==> 02-20: inputs <==
==> flow/design.v <==
module ALU(
    input [31:0] A, B,
    input [2:0] ALUControl,
    output Carry, OverFlow, Zero, Negative,
    output [31:0] Result
);
    wire [31:0] B_inv;
    wire [32:0] Sum_result;
    wire is_sub;
    assign is_sub = (ALUControl == 3'b001);
    assign B_inv = is_sub ? ~B : B;
    assign Sum_result = A + B_inv + is_sub;
    reg [31:0] Result_reg;
    reg Cout_reg, OverFlow_reg;
    always @(*) begin
        Result_reg = 32'h0;
        Cout_reg = 1'b0;
        OverFlow_reg = 1'b0;
        case (ALUControl)
            3'b000: begin  
                Result_reg = Sum_result[31:0];
                Cout_reg = Sum_result[32];
                OverFlow_reg = (A[31] == B[31]) && (Result_reg[31] != A[31]);
            end
            3'b001: begin  
                Result_reg = Sum_result[31:0];
                Cout_reg = Sum_result[32];
                OverFlow_reg = (A[31] != B[31]) && (Result_reg[31] != A[31]);
            end
            3'b010: Result_reg = A & B;    
            3'b011: Result_reg = A | B;    
            3'b100: Result_reg = A ^ B;    
            3'b101: Result_reg = ($signed(A) < $signed(B)) ? 32'b1 : 32'b0;  
            3'b110: Result_reg = A << B[4:0];  
            3'b111: Result_reg = A >> B[4:0];  
            default: Result_reg = 32'h0;
        endcase
    end
    assign Result   = Result_reg;
    assign Zero     = (Result_reg == 32'b0);
    assign Negative = Result_reg[31];
    assign Carry    = Cout_reg;
    assign OverFlow = OverFlow_reg;
endmodule
`timescale 1ns / 1ps
module ALU_ft (
    input              clk,
    input              rst,
    input      [31:0]  A,
    input      [31:0]  B,
    input      [2:0]   ALUControl,
    output reg [31:0]  Result,
    output reg         Zero,
    output reg         Carry,
    output reg         OverFlow,
    output reg         Negative,
    output reg         fault_detected_out
);
    wire [31:0] alu_res;
    wire alu_z, alu_c, alu_v, alu_n;
    ALU u_alu (
        .A(A),
        .B(B),
        .ALUControl(ALUControl),
        .Result(alu_res),
        .Zero(alu_z),
        .Carry(alu_c),
        .OverFlow(alu_v),
        .Negative(alu_n)
    );
    reg [31:0] res_t1;
    reg [31:0] res_t2;
    localparam STAGE1 = 2'b00;
    localparam STAGE2 = 2'b01;
    localparam STAGE3 = 2'b10;
    reg [1:0] state;
    always @(posedge clk or negedge rst) begin
        if (!rst) begin
            state              <= STAGE1;
            fault_detected_out <= 1'b0;
            res_t1             <= 32'b0;
            res_t2             <= 32'b0;
            Result             <= 32'b0;
            Zero               <= 1'b0;
            Carry              <= 1'b0;
            OverFlow           <= 1'b0;
            Negative           <= 1'b0;
        end
        else begin
            case (state)
                STAGE1: begin
                    res_t1 <= alu_res;           
                    fault_detected_out <= 1'b0;
                    state <= STAGE2;
                end
                STAGE2: begin
                    res_t2 <= alu_res;           
                    if (res_t2 == res_t1) begin
                        Result   <= alu_res;
                        Zero     <= alu_z;
                        Carry    <= alu_c;
                        OverFlow <= alu_v;
                        Negative <= alu_n;
                        state    <= STAGE1;
                    end
                    else begin
                        fault_detected_out <= 1'b1;
                        state <= STAGE3;
                    end
                end
                STAGE3: begin
                    Result   <= alu_res;
                    Zero     <= alu_z;
                    Carry    <= alu_c;
                    OverFlow <= alu_v;
                    Negative <= alu_n;
                    state <= STAGE1;
                end
            endcase
        end
    end
endmodule
==> flow/run.sh <==
#!/bin/bash
# the make line also repeats each setting of config.mk as NAME=value (left out here)
make -C /OpenROAD-flow-scripts/flow DESIGN_CONFIG=/design/flow/config.mk WORK_HOME=/design/flow/orfs CLKGATE_MAP_FILE= finish
==> flow/config.mk <==
export PLATFORM = sky130hd
export DESIGN_NAME = ALU_ft
export DESIGN_NICKNAME = ALU_ft
export VERILOG_FILES = /design/flow/design.v
export SDC_FILE = /design/flow/constraint.sdc
export NUM_CORES = 4
export LEC_CHECK = 0
export CAP_MARGIN = 20
export CORE_MARGIN = 2
export CORE_UTILIZATION = 66
export CTS_CLUSTER_DIAMETER = 213
export SLEW_MARGIN = 20
export TNS_END_PERCENT = 5
==> flow/constraint.sdc <==
create_clock -name core_clock -period 4.87 [get_ports {clk}]
set_input_delay 0.9740 -clock core_clock [delete_from_list [all_inputs] [get_ports {clk}]]
set_output_delay 0.9740 -clock core_clock [all_outputs]
set_load 0.01 [all_outputs]
==> 11-24 (differences from 02-20) <==
==> flow/config.mk (replaced) <==
export PLATFORM = sky130hd
export DESIGN_NAME = ALU_ft
export DESIGN_NICKNAME = ALU_ft
export VERILOG_FILES = /design/flow/design.v
export SDC_FILE = /design/flow/constraint.sdc
export NUM_CORES = 4
export LEC_CHECK = 0
export CAP_MARGIN = 30
export CORE_MARGIN = 2
export CORE_UTILIZATION = 40
export SLEW_MARGIN = 30
==> flow/constraint.sdc (replaced) <==
create_clock -name core_clock -period 6.0 [get_ports {clk}]
set_input_delay 1.2000 -clock core_clock [delete_from_list [all_inputs] [get_ports {clk}]]
set_output_delay 1.2000 -clock core_clock [all_outputs]
set_load 0.01 [all_outputs]
==> 09-02 (differences from 02-20) <==
==> flow/config.mk (replaced) <==
export PLATFORM = sky130hd
export DESIGN_NAME = ALU_ft
export DESIGN_NICKNAME = ALU_ft
export VERILOG_FILES = /design/flow/design.v
export SDC_FILE = /design/flow/constraint.sdc
export NUM_CORES = 4
export LEC_CHECK = 0
export ABC_AREA = 1
export CAP_MARGIN = 15
export CORE_MARGIN = 2
export CORE_UTILIZATION = 72
export CTS_CLUSTER_DIAMETER = 188
export CTS_CLUSTER_SIZE = 95
export PLACE_DENSITY = 0.82
export SETUP_SLACK_MARGIN = -0.3
export SLEW_MARGIN = 30
export TNS_END_PERCENT = 5
==> flow/constraint.sdc (replaced) <==
create_clock -name core_clock -period 3.14 [get_ports {clk}]
set_input_delay 0.6280 -clock core_clock [delete_from_list [all_inputs] [get_ports {clk}]]
set_output_delay 0.6280 -clock core_clock [all_outputs]
set_load 0.01 [all_outputs]
==> results <==
Against 02-20, the clock skew of 11-24 is higher by 0.0042 ns.
Via count: 02-20 is larger than 11-24 (about 22%).
02-20 ran to the end with violations: setup timing. 11-24 passed the timing, DRC and antenna checks. 09-02 ended with an error in global routing (GRT-0116).
Count of clock-buffer cells in the layout: 02-20 is lower than 11-24 (1).
First-iteration DRC count: 11-24 is lower than 02-20 (about 50%).
Area after synthesis: 09-02 is smaller than 11-24 (3.6%).
Between 02-20 and 11-24, the lower sequential share of layout area is in 02-20 (gap 1.4 points).
Of 11-24 and 02-20, 02-20 has the higher core utilization (gap 39 points).
Between 11-24 and 02-20, the lower non-clock buffer count is in 11-24 (gap 173).
==> figures <==
item	09-02	11-24	02-20
Status	stopped before the end	complete, no violations	finished with violations
Stage where the flow stopped	global routing	-	-
Layout check failures	-	-	setup timing
Cell with the largest stage delay on the worst path	-	sky130_fd_sc_hd__or4_1	sky130_fd_sc_hd__clkdlybuf4s50_1
Non-clock inverter total of the final layout	-	94	94
CP Capture Type	-	flop	flop
Internal power	-	1.48 mW	2.00 mW
Length in cells of the worst reg-to-reg path	-	11	8
Die span in y	137 microns	186 microns	145 microns
Share of the clock period used by the worst path after layout	-	92.6%	104%
Launch instance of the worst min-delay path	-	state[1]	state[1]
Count of final hold-check violations	-	0	0
Seq pwr	-	0.697 mW	0.860 mW
Switching part of the total	-	41.1%	42.4%
Clock-pin slew reported for the worst setup and hold paths after clock tree synthesis	-	0.07 ns	0.08 ns
Number of buffers added for setup after CTS	8	0	12
Ant diodes	-	0	2
Chip area line of the yosys report	12,700 sq um	13,200 sq um	13,200 sq um
Total stage count of the critical path	-	18	12
Flip-flop and latch share of the layout cell area	-	16.7%	15.3%
Power is estimated from default activity; no workload was simulated.
